==> inputs of build 59 <==
## alu_top
module alu_top (
    input             clk,
    input      [15:0] a,
    input      [15:0] b,
    input      [2:0]  opcode,
    input      [1:0]  mode,
    output reg [31:0] result,
    output reg        eq
);
    reg [15:0] a_q;
    reg [15:0] b_q;
    reg [2:0]  opcode_q;
    reg [1:0]  mode_q;
    wire [31:0] alu_out;
    wire        alu_eq;
    ALU u_alu (.a(a_q), .b(b_q), .opcode(opcode_q), .mode(mode_q),
               .outALU(alu_out), .eq(alu_eq));
    always @(posedge clk) begin
        a_q      <= a;
        b_q      <= b;
        opcode_q <= opcode;
        mode_q   <= mode;
        result   <= alu_out;
        eq       <= alu_eq;
    end
endmodule
make LEC_CHECK=0 CAP_MARGIN=0 CORE_MARGIN=2 CORE_UTILIZATION=72 HOLD_SLACK_MARGIN=-0.08 PLACE_DENSITY=0.65 SLEW_MARGIN=20 finish   # period 77.7 ns
run.sh (not shown) runs the stock make flow with config.mk's settings and CLKGATE_MAP_FILE=.
==> inputs of build 70, as changes to build 59 <==
ABC_AREA = 1   (was default)
CORE_MARGIN = 4   (was 2)
CTS_CLUSTER_DIAMETER = 362   (was default)
HOLD_SLACK_MARGIN = default   (was -0.08)
PLACE_DENSITY = default   (was 0.65)
SETUP_SLACK_MARGIN = 1.22   (was default)
SLEW_MARGIN = 40   (was 20)
TNS_END_PERCENT = 85   (was default)
==> flow/constraint.sdc (replaced) <==
create_clock -name core_clock -period 15.7 [get_ports {clk}]
set_input_delay 3.1400 -clock core_clock [delete_from_list [all_inputs] [get_ports {clk}]]
set_output_delay 3.1400 -clock core_clock [all_outputs]
set_load 0.01 [all_outputs]
==> results.py <==
# Auto-generated metrics
metrics = {
    "place": {
        "place_inst": 6691,
        "globalplace.congestion": 1.14,
        "pre_cts_slack_ns": -8.60,
    },
    "synth": {
        "synthTopCellsByArea": "ha_1, fa_1, nand2_1",
        "synth_cells": 4948,
        "synth_cell_types": 121,
        "yosysTopAreaCellShare": 0.202,
        "fa_ha_area_frac": 0.310,
        "synthTopLogicFamily": "adder cells",
    },
    "floorplanning": {
        "fp_util": 0.730,
        "fp.dieH_um": 229,
    },
    "run_status": {
        "tool.error": "[ERROR DPL-0038] Utilization greater than 100%, impossible to legalize",
        "stop_stage": "clock tree synthesis (4_1_cts)",
        "status": "stopped before the end",
    },
}
# the run above: build 59

==> results.py <==
# Auto-generated metrics
metrics = {
    "floorplanning": {
        "fp.dieH_um": 240,
        "core_mm2": 0.0529,
    },
    "run_status": {
        "status": "stopped before the end",
        "stop_stage": "detailed placement (3_5_place_dp)",
        "tool.error": "[ERROR DPL-0033] detailed placement checks failed during check placement.",
    },
    "synth": {
        "yosysTopAreaCellShare": 0.191,
        "syn-cell-area_mm2": 0.0387,
        "most_common_cell": "nand2_1",
        "yosysSeqAreaShare": 0.0362,
        "synthTopLogicFamily": "simple AND/OR/NAND/NOR gates",
        "synth_cells": 5895,
        "synth_cell_types": 94,
        "fa_ha_area_frac": 0.293,
    },
    "place": {
        "globalplace.congestion": 1.15,
    },
}
# the run above: build 70


==> job 279 <==
Starting RTL as in the previous note.
Design alu_top, start of the top module:
module alu_top (
    input             clk,
    input      [15:0] a,
    input      [15:0] b,
    input      [2:0]  opcode,
    input      [1:0]  mode,
    output reg [31:0] result,
    output reg        eq
);
clock: 50.3 ns
lec_check: 0
abc_area: 1
cap_margin: 15
core_margin: 4
core_utilization: 50
cts_cluster_diameter: 44
setup_slack_margin: 0.66
slew_margin: 20
tns_end_percent: 85
==> job 7786 (differences from job 279) <==
==> flow/config.mk (replaced) <==
export PLATFORM = sky130hd
export DESIGN_NAME = alu_top
export DESIGN_NICKNAME = alu_top
export VERILOG_FILES = /design/flow/design.v
export SDC_FILE = /design/flow/constraint.sdc
export NUM_CORES = 4
export LEC_CHECK = 0
export CAP_MARGIN = 20
export CORE_MARGIN = 2
export CORE_UTILIZATION = 70
export CTS_CLUSTER_DIAMETER = 363
export MAX_ROUTING_LAYER = met4
export SLEW_MARGIN = 20
==> flow/constraint.sdc (replaced) <==
create_clock -name core_clock -period 83.8 [get_ports {clk}]
set_input_delay 16.7600 -clock core_clock [delete_from_list [all_inputs] [get_ports {clk}]]
set_output_delay 16.7600 -clock core_clock [all_outputs]
set_load 0.01 [all_outputs]
==> job 3188 (differences from job 279) <==
==> flow/config.mk (replaced) <==
export PLATFORM = sky130hd
export DESIGN_NAME = alu_top
export DESIGN_NICKNAME = alu_top
export VERILOG_FILES = /design/flow/design.v
export SDC_FILE = /design/flow/constraint.sdc
export NUM_CORES = 4
export LEC_CHECK = 0
export ABC_AREA = 0
export CAP_MARGIN = 15
export CORE_MARGIN = 2
export CORE_UTILIZATION = 72
export CTS_CLUSTER_DIAMETER = 351
export CTS_CLUSTER_SIZE = 33
export MAX_ROUTING_LAYER = met4
export SETUP_SLACK_MARGIN = 0.66
export SLEW_MARGIN = 20
export TNS_END_PERCENT = 5
==> flow/constraint.sdc (replaced) <==
create_clock -name core_clock -period 72.0 [get_ports {clk}]
set_input_delay 14.4000 -clock core_clock [delete_from_list [all_inputs] [get_ports {clk}]]
set_output_delay 14.4000 -clock core_clock [all_outputs]
set_load 0.01 [all_outputs]
==> impl_metrics.py <==
# Flow results
metrics = {
    "run_status": {
        "status": "complete, but fails checks",
        "so.violations": "negative setup slack",
    },
    "final_timing": {
        "setup_slack_ps": -26120,
        "setup_violations": 10,
    },
}
(the above is from job 279)
==> impl_metrics.py <==
# Auto-generated metrics
metrics = {
    "run_status": {
        "status": "aborted with a tool error",
        "stop_stage": "clock tree synthesis",
        "stop_error": "[ERROR DPL-0038] Utilization greater than 100%, impossible to legalize",
    },
    "synthesis": {
        "syn_inst": 4948,
        "synth_area_sq_um": 36600,
    },
    "placement": {
        "dp.cells": 6885,
    },
    "floorplan": {
        "rows": 82,
    },
}
(the above is from job 3188)
==> impl_metrics.py <==
# Flow results
metrics = {
    "run_status": {
        "status": "complete, but fails checks",
        "so.violations": "negative setup slack",
    },
    "setup_path": {
        "cp_max_fo": 9,
    },
    "final_timing": {
        "setup_violations": 1,
        "setup_slack_ps": -1440,
    },
    "synthesis": {
        "yosys_warnings": 5,
    },
}
(the above is from job 7786)
